07-05:
Design fft_16, start of the top module:
module fft_16 #(
    parameter WD = 12,
    parameter WNRD = 9
)(
    input                  clk,
    input                  rst_n,
    input                  en,
    input  signed [WD-1:0] sin_re,
    input  signed [WD-1:0] sin_im,
    output signed [WD-1:0] sout_re,
    output signed [WD-1:0] sout_im
);
clock: 9.72 ns
lec_check: 0
abc_area: 0
cap_margin: 0
core_margin: 2
core_utilization: 26
gpl_routability_driven: 1
place_density_lb_addon: 0.06
setup_slack_margin: 2.88
slew_margin: 15
tns_end_percent: 30
run.sh (not shown) runs the stock make flow with config.mk's settings and CLKGATE_MAP_FILE=.
Nothing crashed in 07-05 and all stages finished; the problem is that the final layout failed, the offending checks being negative setup slack.
[inputs] 10-13 vs 07-05
==> flow/config.mk <==
export PLATFORM = sky130hd
export DESIGN_NAME = fft_16
export DESIGN_NICKNAME = fft_16
export VERILOG_FILES = /design/flow/design.v
export SDC_FILE = /design/flow/constraint.sdc
export NUM_CORES = 4
export LEC_CHECK = 0
export ABC_AREA = 1
export CAP_MARGIN = 20
export CORE_MARGIN = 2
export CORE_UTILIZATION = 72
export CTS_CLUSTER_DIAMETER = 209
export PLACE_DENSITY_LB_ADDON = 0.01
export SETUP_SLACK_MARGIN = -0.26
export SLEW_MARGIN = 20
==> flow/constraint.sdc <==
create_clock -name core_clock -period 9.7 [get_ports {clk}]
set_input_delay 1.9400 -clock core_clock [delete_from_list [all_inputs] [get_ports {clk}]]
set_output_delay 1.9400 -clock core_clock [all_outputs]
set_load 0.01 [all_outputs]
Findings:
- Having completed the whole flow, 10-13 delivered a layout that passed the timing, design-rule and antenna checks.
- In the reports for 10-13 and 07-05, the smaller total setup violations reported at the end of the flow belongs to 10-13.
- Against 07-05, synthesized cell count in 10-13 rose by more than 10%.
- Clock-buffer cell count delta for 10-13 relative to 07-05: 24 lower
- Global-route wire length before repair on 10-13 is down relative to 07-05.
- 10-13 against 07-05: growth of design area from synthesis to finish now sits lower, number of nets in the synthesized netlist now sits higher.
- 07-05 reports its critical path startpoint as sin_re[1] while 10-13 reports sin_re[10].
- Summed negative setup slack over all endpoints: 10-13 and 07-05 compared, lower one is 07-05

---

fft_16 again, from the RTL that the note above started with.
Design fft_16, start of the top module:
module fft_16 #(
    parameter WD = 12,
    parameter WNRD = 9
)(
    input                  clk,
    input                  rst_n,
    input                  en,
    input  signed [WD-1:0] sin_re,
    input  signed [WD-1:0] sin_im,
    output signed [WD-1:0] sout_re,
    output signed [WD-1:0] sout_im
);
export LEC_CHECK = 0
export ABC_AREA = 1
export CAP_MARGIN = 10
export CELL_PAD_IN_SITES_DETAIL_PLACEMENT = 1
export CELL_PAD_IN_SITES_GLOBAL_PLACEMENT = 2
export CORE_ASPECT_RATIO = 1.14
export CORE_MARGIN = 4
export CORE_UTILIZATION = 42
export CTS_CLUSTER_DIAMETER = 75
export GPL_ROUTABILITY_DRIVEN = 0
export MAX_ROUTING_LAYER = met5
export SETUP_SLACK_MARGIN = 1.1
export SLEW_MARGIN = 20
create_clock -name core_clock -period 11.2 [get_ports {clk}]
Next try:
- CAP_MARGIN: 10 -> 20
- CELL_PAD_IN_SITES_DETAIL_PLACEMENT: 1 -> default
- CELL_PAD_IN_SITES_GLOBAL_PLACEMENT: 2 -> default
- CORE_ASPECT_RATIO: 1.14 -> default
- CORE_MARGIN: 4 -> 2
- CORE_UTILIZATION: 42 -> 72
- CTS_CLUSTER_DIAMETER: 75 -> default
- GPL_ROUTABILITY_DRIVEN: 0 -> default
- MAX_ROUTING_LAYER: met5 -> met4
- PLACE_DENSITY_LB_ADDON: default -> 0.01
- SETUP_SLACK_MARGIN: 1.1 -> 2.43
- clock period: 11.2 -> 8.37 ns (I/O delays scaled with it)
The changed run completed and failed the layout checks on negative setup slack; core utilization came out higher by 41 points; design area increases by a little under a tenth; worst hold slack is better by 27 ps; clock-buffer cell count rose by 1; die area falls by well over a third.
Next try:
- ABC_AREA: 1 -> default
- CORE_UTILIZATION: 72 -> 40
- MAX_ROUTING_LAYER: met4 -> default
- PLACE_DENSITY_LB_ADDON: 0.01 -> default
- SETUP_SLACK_MARGIN: 2.43 -> default
- clock period: 8.37 -> 10.7 ns (I/O delays scaled with it)
Effect: The changed run ran to the end with no violations. First-iteration DRC count shrinks by 44%. Routed wire length is lower by 17%. Design area came out lower by 5.0%. Utilization shrinks by 41 points. Die area rises by 76%. Sequential share of layout area came out higher by 0.75 points. Global-route usage falls by 23 points. Setup slack improves by 1100 ps.
Next try:
- CORE_ASPECT_RATIO: default -> 1.38
- CORE_UTILIZATION: 40 -> 53
- CTS_CLUSTER_DIAMETER: default -> 42
- MAX_ROUTING_LAYER: default -> met4
- PLACE_DENSITY_LB_ADDON: default -> 0.22
- SETUP_SLACK_MARGIN: default -> -0.92
- clock period: 10.7 -> 13.4 ns (I/O delays scaled with it)
The new run passed the timing, design-rule and antenna checks.
First-iteration DRC count drops by 17%.
Sequential cell count does not change.
Routed wire length drops by 3.7%.
Global-route usage climbs by 6.6 points.
